==> exp/garnet: inputs <==
==> flow/design.v <==
`timescale 1ns / 1ps
module mat_mul #
	(
        parameter integer DIM_LOG = 2,     
        parameter integer DIM = 2**DIM_LOG,
        parameter integer SIZE = DIM*DIM,
        parameter integer SIZE_LOG = 2*DIM_LOG,
        parameter integer DATA_WIDTH = 32
    )
    (
		input wire  s00_axi_aclk,
		input wire  s00_axi_aresetn,
		output wire  s00_axis_tready,
		input wire [DATA_WIDTH-1 : 0] s00_axis_tdata,
		input wire  s00_axis_tlast,
        input wire  s00_axis_tvalid,
		output wire  m00_axis_tvalid,
        output wire [DATA_WIDTH-1 : 0] m00_axis_tdata,
        output wire [(DATA_WIDTH/8)-1 : 0] m00_axis_tstrb,
        output wire  m00_axis_tlast,
        input wire  m00_axis_tready,
        input wire sel, 
        input wire start
    );
	reg busy;               
	reg item_done;          
	reg matrix_done;        
	reg start_transfer;     
	reg transfer;           
	reg last_transfer;      
	reg mac_enable;         
    reg [DATA_WIDTH-1 : 0] mem_A [0 : SIZE-1];  
    reg [DATA_WIDTH-1 : 0] mem_B [0 : SIZE-1];  
    reg [DATA_WIDTH-1 : 0] mem_R [0 : SIZE-1];  
    reg [DATA_WIDTH-1 : 0] mat_A;    
    reg [DATA_WIDTH-1 : 0] mat_B;    
    reg [DATA_WIDTH-1 : 0] mat_R;    
    reg [SIZE_LOG-1 : 0] addr_stream_in;     
    reg [SIZE_LOG-1 : 0] addr_stream_out;    
    wire [SIZE_LOG-1 : 0] addr_A;    
    wire [SIZE_LOG-1 : 0] addr_B;    
    reg [SIZE_LOG-1 : 0] addr_R;     
    reg [DIM_LOG-1 : 0] row_cnt;     
    reg [DIM_LOG-1 : 0] col_cnt;     
    reg [DIM_LOG-1 : 0] tmp_cnt;     
    wire [DATA_WIDTH-1 : 0] mad;     
    reg [DATA_WIDTH-1 : 0] mac;      
    assign s00_axis_tready = !busy  && s00_axis_tvalid ;  
    always @ (posedge s00_axi_aclk) begin
        if (!s00_axi_aresetn || s00_axis_tlast)
            addr_stream_in <= 0;
        else if (s00_axis_tready)  
            addr_stream_in <= addr_stream_in+1 ;  
    end
    always @ (posedge s00_axi_aclk) begin 
        if (s00_axis_tvalid && !sel && s00_axis_tready)  
            mem_A [addr_stream_in] <= s00_axis_tdata;
        if (busy)  
            mat_A <= mem_A [addr_A];
    end
    always @ (posedge s00_axi_aclk) begin
        if (s00_axis_tvalid && sel && s00_axis_tready)  
            mem_B [addr_stream_in] <= s00_axis_tdata;
        if (busy)  
            mat_B <= mem_B [addr_B];
    end
    assign m00_axis_tstrb = 4'hf;    
    assign m00_axis_tdata = mat_R;   
    assign m00_axis_tlast = last_transfer;   
    assign m00_axis_tvalid =  transfer; 
    always @ (posedge s00_axi_aclk) begin
        if (!s00_axi_aresetn || matrix_done)  
            addr_stream_out <= 0;
        else if ((m00_axis_tready && transfer  || start_transfer  ))  
            addr_stream_out <=   addr_stream_out + 1;  
    end
    always @ (posedge s00_axi_aclk) begin
        if (!s00_axi_aresetn)
            start_transfer <= 0;
        else
            start_transfer <= matrix_done; 
    end
    always @ (posedge s00_axi_aclk) begin
        if (!s00_axi_aresetn || (m00_axis_tlast && m00_axis_tvalid && m00_axis_tready))  
            transfer <= 0;
        else if (start_transfer)  
            transfer <= 1; 
    end
    always @ (posedge s00_axi_aclk) begin
        if (!s00_axi_aresetn)
            last_transfer <= 0;
        else if (m00_axis_tready && transfer || start_transfer)
            last_transfer <= (addr_stream_out == SIZE-1); 
    end
    always @ (posedge s00_axi_aclk) begin
        if (item_done)  
            mem_R [addr_R] <= mad ;  
        if (m00_axis_tready && transfer || start_transfer)  
            mat_R <= mem_R [addr_stream_out];
    end
    always @ (posedge s00_axi_aclk) begin
        if (!s00_axi_aresetn || matrix_done ) 
            busy <= 0;
        else if (start )  
            busy <= 1'b1;
    end
    always @ (posedge s00_axi_aclk) begin
        if (!s00_axi_aresetn)
            item_done <= 0;
        else
            item_done <= (tmp_cnt==DIM-1 && busy) ;  
    end
    always @ (posedge s00_axi_aclk) begin
        if (!s00_axi_aresetn)
            matrix_done <= 0;
        else
            matrix_done <= (row_cnt == DIM-1) && (col_cnt == DIM-1) && (tmp_cnt==DIM-1) ;  
    end
    always @ (posedge s00_axi_aclk) begin
        if (!s00_axi_aresetn || start || tmp_cnt == DIM)  
            tmp_cnt <= 0;
        else if (busy && !matrix_done)  
            tmp_cnt <= tmp_cnt + 1;
    end
    always @ (posedge s00_axi_aclk) begin
        if (!s00_axi_aresetn || start || col_cnt==DIM)  
            col_cnt <= 0;
        else if (busy && tmp_cnt==DIM-1)  
            col_cnt <= col_cnt + 1;
    end
    always @ (posedge s00_axi_aclk) begin
        if (!s00_axi_aresetn || start || row_cnt==DIM)  
            row_cnt <= 0;
        else if (busy && col_cnt == DIM-1 && tmp_cnt==DIM-1)  
            row_cnt <= row_cnt + 1;
    end
    assign addr_A = row_cnt * (DIM) + tmp_cnt;  
    assign addr_B = tmp_cnt * (DIM) + col_cnt;
    always @ (posedge s00_axi_aclk) begin
        if (!s00_axi_aresetn || start)
            addr_R <= 0;
        else if (busy && item_done)  
            addr_R <= addr_R + 1 ;  
    end
    assign mad = mat_A * mat_B + mac;
    always @ (posedge s00_axi_aclk) begin
       if (!s00_axi_aresetn || tmp_cnt==0 )  
           mac <= 0;
       else if (mac_enable)
           mac <= mad ;  
    end
    always @ (posedge s00_axi_aclk) begin
       if (!s00_axi_aresetn)
           mac_enable <= 0;
       else if (busy)
           mac_enable <= 1;  
    end
endmodule
==> flow/run.sh <==
#!/bin/bash
# the make line also repeats each setting of config.mk as NAME=value (left out here)
make -C /OpenROAD-flow-scripts/flow DESIGN_CONFIG=/design/flow/config.mk WORK_HOME=/design/flow/orfs CLKGATE_MAP_FILE= finish
==> flow/config.mk <==
export PLATFORM = sky130hd
export DESIGN_NAME = mat_mul
export DESIGN_NICKNAME = mat_mul
export VERILOG_FILES = /design/flow/design.v
export SDC_FILE = /design/flow/constraint.sdc
export NUM_CORES = 4
export LEC_CHECK = 0
export ABC_AREA = 1
export CAP_MARGIN = 5
export CELL_PAD_IN_SITES_DETAIL_PLACEMENT = 0
export CELL_PAD_IN_SITES_GLOBAL_PLACEMENT = 0
export CORE_ASPECT_RATIO = 0.57
export CORE_MARGIN = 9
export CORE_UTILIZATION = 25
export CTS_CLUSTER_SIZE = 31
export GPL_ROUTABILITY_DRIVEN = 1
export MAX_ROUTING_LAYER = met5
export MIN_ROUTING_LAYER = met1
export SETUP_SLACK_MARGIN = -0.4
export SLEW_MARGIN = 20
export TNS_END_PERCENT = 95
==> flow/constraint.sdc <==
create_clock -name core_clock -period 6.35 [get_ports {s00_axi_aclk}]
set_input_delay 1.2700 -clock core_clock [delete_from_list [all_inputs] [get_ports {s00_axi_aclk}]]
set_output_delay 1.2700 -clock core_clock [all_outputs]
set_load 0.01 [all_outputs]
==> exp/quartz: changes against exp/garnet <==
==> flow/config.mk (replaced) <==
export PLATFORM = sky130hd
export DESIGN_NAME = mat_mul
export DESIGN_NICKNAME = mat_mul
export VERILOG_FILES = /design/flow/design.v
export SDC_FILE = /design/flow/constraint.sdc
export NUM_CORES = 4
export LEC_CHECK = 0
export CAP_MARGIN = 20
export CORE_MARGIN = 2
export CORE_UTILIZATION = 72
export CTS_CLUSTER_SIZE = 23
export SLEW_MARGIN = 20
==> flow/constraint.sdc (replaced) <==
create_clock -name core_clock -period 6.95 [get_ports {s00_axi_aclk}]
set_input_delay 1.3900 -clock core_clock [delete_from_list [all_inputs] [get_ports {s00_axi_aclk}]]
set_output_delay 1.3900 -clock core_clock [all_outputs]
set_load 0.01 [all_outputs]
==> exp/pepper: changes against exp/garnet <==
==> flow/config.mk (replaced) <==
export PLATFORM = sky130hd
export DESIGN_NAME = mat_mul
export DESIGN_NICKNAME = mat_mul
export VERILOG_FILES = /design/flow/design.v
export SDC_FILE = /design/flow/constraint.sdc
export NUM_CORES = 4
export LEC_CHECK = 0
export ABC_AREA = 0
export CAP_MARGIN = 0
export CELL_PAD_IN_SITES_DETAIL_PLACEMENT = 0
export CELL_PAD_IN_SITES_GLOBAL_PLACEMENT = 0
export CORE_MARGIN = 2
export CORE_UTILIZATION = 72
export CTS_CLUSTER_SIZE = 31
export MAX_ROUTING_LAYER = met5
export PLACE_DENSITY = 0.41
export SETUP_SLACK_MARGIN = 0.54
export SLEW_MARGIN = 20
==> flow/constraint.sdc (replaced) <==
create_clock -name core_clock -period 5.04 [get_ports {s00_axi_aclk}]
set_input_delay 1.0080 -clock core_clock [delete_from_list [all_inputs] [get_ports {s00_axi_aclk}]]
set_output_delay 1.0080 -clock core_clock [all_outputs]
set_load 0.01 [all_outputs]
==> results.sh <==
# implementation run metrics
export IMPL_antenna_found_initial=19
export IMPL_warning_count=42
export IMPL_use_met2_pct=67.51
export IMPL_vias=44830
export IMPL_whs_ps=506.3
export IMPL_fin_ws_ps=-666.9
export IMPL_seq_area_frac_synth_pct=63.08
export IMPL_finalClockSkew_ps=65.08
export IMPL_n_tap_cell=1476
export IMPL_grt_max_degree=111
export IMPL_status="finished with violations"
export IMPL_gp_congestion=0.8727
export IMPL_synth_area_sq_mm=0.07950
export IMPL_violations="negative setup slack"
export IMPL_setup_viol=103
export IMPL_fp_util_pct=72.83
export IMPL_clockBufferDepth=3
the above is filed under exp/quartz

==> results.sh <==
# implementation run metrics
export IMPL_warning_count=52
export IMPL_ioPinCount=78
export IMPL_n_tap_cell=4400
export IMPL_fin_ws_ps=-631.8
export IMPL_gp_congestion=0.9200
export IMPL_whs_ps=495.9
export IMPL_setup_viol=323
export IMPL_seq_area_frac_synth_pct=60.76
export IMPL_grt_max_degree=213
export IMPL_use_met2_pct=18.51
export IMPL_hold_path_depth=2
export IMPL_fp_util_pct=25.26
export IMPL_violations="negative setup slack"
export IMPL_antenna_found_initial=19
export IMPL_clockBufferDepth=4
export IMPL_status="finished with violations"
export IMPL_finalClockSkew_ps=97.33
the above is filed under exp/garnet

==> results.sh <==
# implementation run metrics
export IMPL_n_tap_cell=1476
export IMPL_fp_util_pct=72.83
export IMPL_synth_area_sq_mm=0.07950
export IMPL_violations="negative setup slack"
export IMPL_seq_area_frac_synth_pct=63.08
export IMPL_finalClockSkew_ps=55.93
export IMPL_fin_ws_ps=-2450
export IMPL_status="finished with violations"
export IMPL_grt_max_degree=91
export IMPL_setup_viol=444
export IMPL_vias=45540
the above is filed under exp/pepper

